==> flow/design.v <==
module hbridgecontroller(
input PCLK, 				 
input PRESERN, 				 
input PSEL, 				 
input PENABLE, 				 
output wire PREADY, 		 
output wire PSLVERR,		 
input PWRITE,				 
input [31:0] PADDR,			 
input wire [31:0] PWDATA,	 
output reg [31:0] PRDATA,	 
output reg motor1_pwm,
output reg motor2_pwm,
output reg [1:0] motor1_ctrl,
output reg [1:0] motor2_ctrl
); 
assign PSLVERR = 0;
assign PREADY = 1;
wire write_enable = (PENABLE && PWRITE && PSEL);
wire read_enable = (!PWRITE && PSEL); 
wire M1CTRL_WRITE = write_enable && (PADDR[15:0] == 16'h0000);
wire M1CTRL_READ = read_enable && (PADDR[15:0] == 16'h0000);
wire M2CTRL_WRITE = write_enable && (PADDR[15:0] == 16'h0004);
wire M2CTRL_READ = read_enable && (PADDR[15:0] == 16'h0004);
wire M1SPEED_WRITE = write_enable && (PADDR[15:0] == 16'h0008);
wire M1SPEED_READ = read_enable && (PADDR[15:0] == 16'h0008);
wire M2SPEED_WRITE = write_enable && (PADDR[15:0] == 16'h000c);
wire M2SPEED_READ = read_enable && (PADDR[15:0] == 16'h000c);
reg [31:0] counter;
parameter PWM_PERIOD = 200000;   
reg [31:0] M1_duty, M2_duty;
reg [31:0] M1_duty_v, M2_duty_v;
always @(posedge PCLK)
begin
    if (!PRESERN) counter = 0;
    else if (counter >= PWM_PERIOD) counter = 0;
    else counter = counter + 1;
    if (counter < M1_duty && M1_duty > (PWM_PERIOD >> 4)) motor1_pwm <= 1;
    else motor1_pwm <= 0;
    if (counter < M2_duty && M2_duty > (PWM_PERIOD >> 4)) motor2_pwm <= 1;
    else motor2_pwm <= 0;
end
always @(posedge PCLK)
begin
    M1_duty_v = M1_duty;
    M2_duty_v = M2_duty;
	if(!PRESERN)
	begin
        M1_duty_v = 0;
        M2_duty_v = 0;
        motor1_ctrl = 2'b10;
        motor2_ctrl = 2'b10;
    end
    if (M1CTRL_WRITE)
    begin
        if (PWDATA != 0) motor1_ctrl = 2'b01;
        else motor1_ctrl = 2'b10;
    end
    else if (M1CTRL_READ)
    begin
        if (motor1_ctrl == 2'b10) PRDATA = 1;
        else PRDATA = 0;
    end
    if (M2CTRL_WRITE)
    begin
        if (PWDATA != 0) motor2_ctrl = 2'b01;
        else motor2_ctrl = 2'b10;
    end
    else if (M2CTRL_READ)
    begin
        if (motor2_ctrl == 2'b10) PRDATA = 1;
        else PRDATA = 0;
    end
    else if (M1SPEED_WRITE) 
    begin
        M1_duty_v = (PWM_PERIOD * PWDATA[15:0]) >> 8;
        if (M1_duty_v > PWM_PERIOD) M1_duty_v = PWM_PERIOD;
    end
    else if (M1SPEED_READ) PRDATA = ( M1_duty_v / PWM_PERIOD );
    else if (M2SPEED_WRITE) 
    begin
        M2_duty_v = (PWM_PERIOD * PWDATA[15:0]) >> 8;
        if (M2_duty_v > PWM_PERIOD) M2_duty_v = PWM_PERIOD;
    end
    else if (M2SPEED_READ) PRDATA = ( M2_duty_v / PWM_PERIOD );
    M1_duty <= M1_duty_v;
    M2_duty <= M2_duty_v;
end
endmodule
Settings: LEC_CHECK=0, ABC_AREA=1, CAP_MARGIN=20, CORE_MARGIN=2, CORE_UTILIZATION=70, CTS_CLUSTER_DIAMETER=353, CTS_CLUSTER_SIZE=15, PLACE_DENSITY_LB_ADDON=0.04, SLEW_MARGIN=20; clock period 12.0 ns.
run.sh (not shown) runs the stock make flow with config.mk's settings and CLKGATE_MAP_FILE=.
The starting point failed in global routing (5_1_grt) with GRT-0116.
Then changed:
--- a/flow/config.mk
+++ b/flow/config.mk
@@ -7,9 +7,5 @@
 export LEC_CHECK = 0
-export ABC_AREA = 1
 export CAP_MARGIN = 20
 export CORE_MARGIN = 2
-export CORE_UTILIZATION = 70
-export CTS_CLUSTER_DIAMETER = 353
-export CTS_CLUSTER_SIZE = 15
-export PLACE_DENSITY_LB_ADDON = 0.04
+export CORE_UTILIZATION = 40
 export SLEW_MARGIN = 20
==> flow/constraint.sdc (replaced) <==
create_clock -name core_clock -period 30.0 [get_ports {PCLK}]
set_input_delay 6.0000 -clock core_clock [delete_from_list [all_inputs] [get_ports {PCLK}]]
set_output_delay 6.0000 -clock core_clock [all_outputs]
set_load 0.01 [all_outputs]
Result: With this change the flow completed with no timing, DRC or antenna violations. Die size rose by 72%. Synthesized area decreases by 0.59%. Synthesized cell count fell by 8.1%.
Then changed:
--- a/flow/config.mk
+++ b/flow/config.mk
@@ -7,5 +7,9 @@
 export LEC_CHECK = 0
+export ABC_AREA = 1
 export CAP_MARGIN = 20
 export CORE_MARGIN = 2
-export CORE_UTILIZATION = 40
+export CORE_UTILIZATION = 55
+export CTS_CLUSTER_DIAMETER = 386
+export CTS_CLUSTER_SIZE = 100
+export PLACE_DENSITY_LB_ADDON = 0.23
 export SLEW_MARGIN = 20
=>
- wire length falls by 23%
- maximum frequency rises by 17%
- worst setup slack improved by 3.5 ns
- final cell count rises by 1.4%
- area after synthesis rises by 0.59%
- register-to-register slack improved by 4.0 ns
- sequential power hardly moves
- critical path depth rises by 56
Then changed:
==> flow/config.mk (replaced) <==
export PLATFORM = sky130hd
export DESIGN_NAME = hbridgecontroller
export DESIGN_NICKNAME = hbridgecontroller
export VERILOG_FILES = /design/flow/design.v
export SDC_FILE = /design/flow/constraint.sdc
export NUM_CORES = 4
export LEC_CHECK = 0
export CAP_MARGIN = 20
export CORE_ASPECT_RATIO = 1.59
export CORE_MARGIN = 2
export CORE_UTILIZATION = 40
export SLEW_MARGIN = 30
Die size grows by 36%.
Cell area grows by 1.3%.
Critical path depth decreases by 56.
Utilization fell by 16 points.
Worst hold slack loses 0.0044 ns.
Combinational power came out lower by about 4%.

## v33
Starts from the design.v that is shown in full above.
Settings: LEC_CHECK=0, CAP_MARGIN=20, CORE_MARGIN=2, CORE_UTILIZATION=64, SLEW_MARGIN=20; clock period 18.5 ns.
## Diff of input files: v15 against v33
Settings: swapping 64 for 67 in CORE_UTILIZATION; putting CTS_CLUSTER_SIZE at 39 where nothing was set; swapping 18.5 for 15.5 in the clock period (ns, I/O delays scaled along).
[summary]
- In the summary table, v15 is marked failed, with error GRT-0116 raised in 5_1_grt.
- Measured against v15, the core area of v33 comes out at 1.06 times the reference value.
- Instance area at placement of v15 exceeds that of v33 by more than 10%.
- Per the comparison of v15 with v33, number of buffers inserted to repair setup after CTS rose by 56, post-placement worst setup slack shrank by 1.71 ns.
--- input diff v15..v51 ---
Settings: CORE_UTILIZATION: 67 -> 68; CTS_CLUSTER_DIAMETER: unset -> 398; CTS_CLUSTER_SIZE: 39 -> 93; the clock period (ns, I/O delays scaled along): 15.5 -> 30.0.
Results
v51 finished every step from synthesis to the final layout, and the layout passed the timing, design-rule and antenna checks.
Compared with v15, in v51 count of pins on the block boundary held steady; placed cell count lower; number of instances resized during post-cts repair went down 208.
The inputs of v23 differ from those of v51 as listed below.
Settings: CTS_CLUSTER_SIZE changed from 93 to 96; CELL_PAD_IN_SITES_GLOBAL_PLACEMENT newly set to 3; CTS_CLUSTER_DIAMETER changed from 398 to 154; CORE_UTILIZATION changed from 68 to 40.
Findings:
- Shortest period the worst path allows: v23 < v51
- When v23 is measured against v51, its register-to-register slack turns out 0.19 ns lower.
- Going from v51 to v23, clock power -about 6%; area fraction of clock buffers and clock inverters moved down.
- Total power: v23 below v51
- Measured against v51, the detailed placer's ending HPWL of v23 comes out at 1.12 times the reference value.
- Non-clock buffer count on v23 is up relative to v51.
- Of v51 and v23, the run reporting the lower chip height was v51.
- Across both runs, clock power share was lower for v23 than for v51.
- Per the comparison of v23 with v51, via count went down 6.4%, actual transition at the worst max-transition pin went down by 0.024 ns.
## Diff of input files: v18 against v23
Settings: a deleted CTS_CLUSTER_DIAMETER that had been 154; an added CELL_PAD_IN_SITES_DETAIL_PLACEMENT of 1; an added TNS_END_PERCENT of 50; a deleted CTS_CLUSTER_SIZE that had been 96; an added HOLD_SLACK_MARGIN of 0.23; an added PLACE_DENSITY_LB_ADDON of 0.19.
Results
As far as final area is concerned, v23 and v18 perform about the same.
In the tables for v18 and v23, total number of vias reads lower with v23.
NOTE total wire length after detailed routing v23->v18 increased by a little under 10%
What v43 does differently from v18 at the input level:
Settings: HOLD_SLACK_MARGIN no longer set, was 0.23; CTS_CLUSTER_SIZE now 94, previously not set; CTS_CLUSTER_DIAMETER now 400, previously not set; CORE_UTILIZATION now 30, was 40; TNS_END_PERCENT no longer set, was 50; PLACE_DENSITY_LB_ADDON no longer set, was 0.19; CELL_PAD_IN_SITES_GLOBAL_PLACEMENT no longer set, was 3; CELL_PAD_IN_SITES_DETAIL_PLACEMENT no longer set, was 1.
Notes after the runs:
- v43 vs. v18: part of the total power dissipated in combinational logic lost 2.2 points; total routing usage reported by global routing decreased 9.0 points; combinational fraction of the cell area decreased 0.85 points; clock slew at the register clock pins of the worst setup and hold paths has remained practically unchanged; simple-gate share of the synthesized area roughly the same.
- Against v18, v43 comes in 2 lower on non-clock buffer count in the final layout.
- Going from v18 to v43, clock network fraction of design power higher, met2 track demand over resource lower, total power lower.
- The routed wire length in v18 is 1.12 times that in v43.

Setup of wip/maple:
// hbridgecontroller: RTL as listed in full above, without the edits since
Settings: LEC_CHECK=0, ABC_AREA=1, CAP_MARGIN=0, CELL_PAD_IN_SITES_GLOBAL_PLACEMENT=2, CORE_ASPECT_RATIO=1.59, CORE_MARGIN=8, CORE_UTILIZATION=32, GPL_ROUTABILITY_DRIVEN=1, GPL_TIMING_DRIVEN=0, MIN_ROUTING_LAYER=met1, SLEW_MARGIN=35; clock period 30.0 ns.
What wip/indigo does differently from wip/maple at the input level:
- changing CORE_MARGIN from 8 to 2
- removing CELL_PAD_IN_SITES_GLOBAL_PLACEMENT (formerly 2)
- changing CAP_MARGIN from 0 to 20
- removing ABC_AREA (formerly 1)
- changing GPL_ROUTABILITY_DRIVEN from 1 to 0
- changing MIN_ROUTING_LAYER from met1 to met2
- setting HOLD_SLACK_MARGIN to -0.01 for the first time
- changing SLEW_MARGIN from 35 to 30
- removing GPL_TIMING_DRIVEN (formerly 0)
- changing CORE_UTILIZATION from 32 to 40
- Clock share of power is lower on wip/maple
- Of wip/indigo and wip/maple, the higher final worst-path cycle share belongs to wip/indigo.
- Maximum frequency came out lower on wip/indigo than on wip/maple.
- Going from wip/maple to wip/indigo, the count of TritonRoute iterations in the first routing pass was found to have gone up by 17.
- The dominant kind of combinational cell comes out simple AND/OR/NAND/NOR gates in one run and AND-OR/OR-AND gates in the other, namely in wip/maple and wip/indigo respectively.
For wip/garnet, these inputs were changed with respect to wip/indigo:
- a change of CORE_UTILIZATION from 40 to 52
- a deleted CORE_ASPECT_RATIO that had been 1.59
- an added ABC_AREA of 1
- a deleted GPL_ROUTABILITY_DRIVEN that had been 0
- an added CTS_CLUSTER_SIZE of 69
- a change of HOLD_SLACK_MARGIN from -0.01 to 0.29
- a deleted MIN_ROUTING_LAYER that had been met2
- a change of SLEW_MARGIN from 30 to 35
- an added PLACE_DENSITY of 0.48
==> results <==
- Compare wip/garnet and wip/indigo | area of all placed cells without fillers lower: wip/garnet
- Highest routed metal layer = met5: wip/indigo; highest routed metal layer = met4: wip/garnet
- Going from wip/indigo to wip/garnet, synthesized area per cell shrinks by about 8%.
- Taking wip/indigo as the reference, in wip/garnet post-route core utilization increased 13 points; total wire length moved down.
Modified inputs, wip/tundra compared to wip/garnet
- SLEW_MARGIN now 20, was 35
- CTS_CLUSTER_DIAMETER now 386, previously not set
- CORE_UTILIZATION now 25, was 52
- HOLD_SLACK_MARGIN no longer set, was 0.29
- PLACE_DENSITY now 0.9, was 0.48
- CTS_CLUSTER_SIZE now 47, was 69
Max freq wip/garnet -> wip/tundra: degraded
Count of mapped cells out of synthesis came out exactly the same in wip/tundra and wip/garnet.
Share of cell area taken by multi-input logic gates: wip/tundra and wip/garnet compared, higher one is wip/garnet
Here is what was changed in the inputs of wip/fjord compared with wip/tundra.
- CELL_PAD_IN_SITES_GLOBAL_PLACEMENT now 2, previously not set
- CELL_PAD_IN_SITES_DETAIL_PLACEMENT now 1, previously not set
- CORE_UTILIZATION now 23, was 25
- wip/fjord: clock-buffer cell count 2 above wip/tundra
- wip/fjord vs wip/tundra: area growth from synthesis to layout up
- Compared with wip/tundra, in wip/fjord non-clock buffer count now sits higher; power now sits higher.
- wip/fjord against wip/tundra: fraction of power consumed by combinational cells increased by 1.4 points relative to the old numbers; clock slew seen by the registers of the worst setup and hold paths closely matched the old numbers; global-route usage increased by 0.86 points relative to the old numbers; final critical delay including setup and external delays increased by 0.023 ns relative to the old numbers; core utilization decreased by 2.5 points relative to the old numbers.
Edits applied to the flow inputs when going from wip/fjord to wip/nickel:
- CELL_PAD_IN_SITES_DETAIL_PLACEMENT: 1 -> unset
- CTS_CLUSTER_DIAMETER: 386 -> 165
- PLACE_DENSITY: 0.9 -> unset
- TNS_END_PERCENT: unset -> 15
- CTS_CLUSTER_SIZE: 47 -> 93
- ABC_AREA: 1 -> unset
- CELL_PAD_IN_SITES_GLOBAL_PLACEMENT: 2 -> unset
- CORE_UTILIZATION: 23 -> 40
- In summary, wip/nickel completed successfully, with a layout that passed the timing, design-rule and antenna checks.
- Side by side, global placement routability congestion turned out higher in wip/nickel than in wip/fjord.
- The higher multi-input gate count came out of wip/nickel.
- The synthesized cell count reported for wip/nickel is smaller than that of wip/fjord by 200.
- wip/nickel vs wip/fjord — via count of the first global-routing pass rose 0.76%.
- wip/nickel vs. wip/fjord: register-to-register slack went down by 3.50 ns.
- Post-layout period usage of the worst path, wip/fjord and wip/nickel, higher one = wip/nickel.
- wip/nickel vs. wip/fjord: fraction of power consumed by combinational cells went down by 1.6 points.
- NOTE wire length wip/fjord->wip/nickel increased by more than 10%

Setup of v6:
// hbridgecontroller: RTL as listed in full above, without the edits since
==> flow/config.mk <==
export PLATFORM = sky130hd
export DESIGN_NAME = hbridgecontroller
export DESIGN_NICKNAME = hbridgecontroller
export VERILOG_FILES = /design/flow/design.v
export SDC_FILE = /design/flow/constraint.sdc
export NUM_CORES = 4
export LEC_CHECK = 0
export CAP_MARGIN = 20
export CORE_MARGIN = 2
export CORE_UTILIZATION = 17
export CTS_CLUSTER_SIZE = 69
export SLEW_MARGIN = 20
==> flow/constraint.sdc <==
create_clock -name core_clock -period 30.0 [get_ports {PCLK}]
set_input_delay 6.0000 -clock core_clock [delete_from_list [all_inputs] [get_ports {PCLK}]]
set_output_delay 6.0000 -clock core_clock [all_outputs]
set_load 0.01 [all_outputs]
Input-level comparison between v7 and v6:
# v6
export LEC_CHECK = 0
export CAP_MARGIN = 20
export CORE_MARGIN = 2
export CORE_UTILIZATION = 17
export CTS_CLUSTER_SIZE = 69
export SLEW_MARGIN = 20
create_clock -name core_clock -period 30.0 [get_ports {PCLK}]
# v7
export LEC_CHECK = 0
export CAP_MARGIN = 20
export CORE_MARGIN = 2
export CORE_UTILIZATION = 35
export CTS_CLUSTER_DIAMETER = 386
export CTS_CLUSTER_SIZE = 47
export PLACE_DENSITY_LB_ADDON = 0.23
export SLEW_MARGIN = 20
create_clock -name core_clock -period 30.0 [get_ports {PCLK}]
### Flow results
Re critical path depth: v6 and v7 aren't equal, and the lower value belongs to v6.
v7: setup slack is 0.41 ns higher than what v6 reported.
Cell area in v7 is 840 um^2 lower than in v6
In the tables for v6 and v7, power reads lower with v6.

// hbridgecontroller: RTL as listed in full above, without the edits since
make LEC_CHECK=0 ABC_AREA=0 CAP_MARGIN=20 CORE_MARGIN=2 CORE_UTILIZATION=71 CTS_CLUSTER_SIZE=57 PLACE_DENSITY_LB_ADDON=0.0 SETUP_SLACK_MARGIN=4.62 SLEW_MARGIN=20 finish   # period 15.4 ns
The baseline ended with an error in clock tree synthesis (4_1_cts), error DPL-0038.
Rerun with:
Settings changed: ABC_AREA 0 to default, CORE_UTILIZATION 71 to 40, CTS_CLUSTER_SIZE 57 to default, PLACE_DENSITY_LB_ADDON 0.0 to default, SETUP_SLACK_MARGIN 4.62 to default.
Clock period 15.4 ns to 24.5 ns, I/O delays scaled along.
After rerunning: The changed run completed with no timing, DRC or antenna violations. Die area is higher by 75%. Area after synthesis does not change. Synthesized cell count is unchanged.
Rerun with:
Settings changed: CORE_UTILIZATION 40 to 57.
Clock period 24.5 ns to 13.6 ns, I/O delays scaled along.
Result:
- The changed run finished but fails on negative setup slack
- design area grows by 27%
- global-route usage rises by 14 points
- wire length grows by 23%
- clock power climbs by 100%
- worst hold slack improved by 0.025 ns
- total power went up by 99%
- utilization climbs by 38 points
- sequential share of layout area drops by 3.0 points
Rerun with:
Clock period 13.6 ns to 14.8 ns, I/O delays scaled along.
=>
- The changed run completed and failed the layout checks on negative setup slack
- power goes down by 8.7%
- worst setup slack improved by 0.96 ns
- synthesized area is unchanged
Power figures rest on the tool's default switching activity, not on a simulated workload.
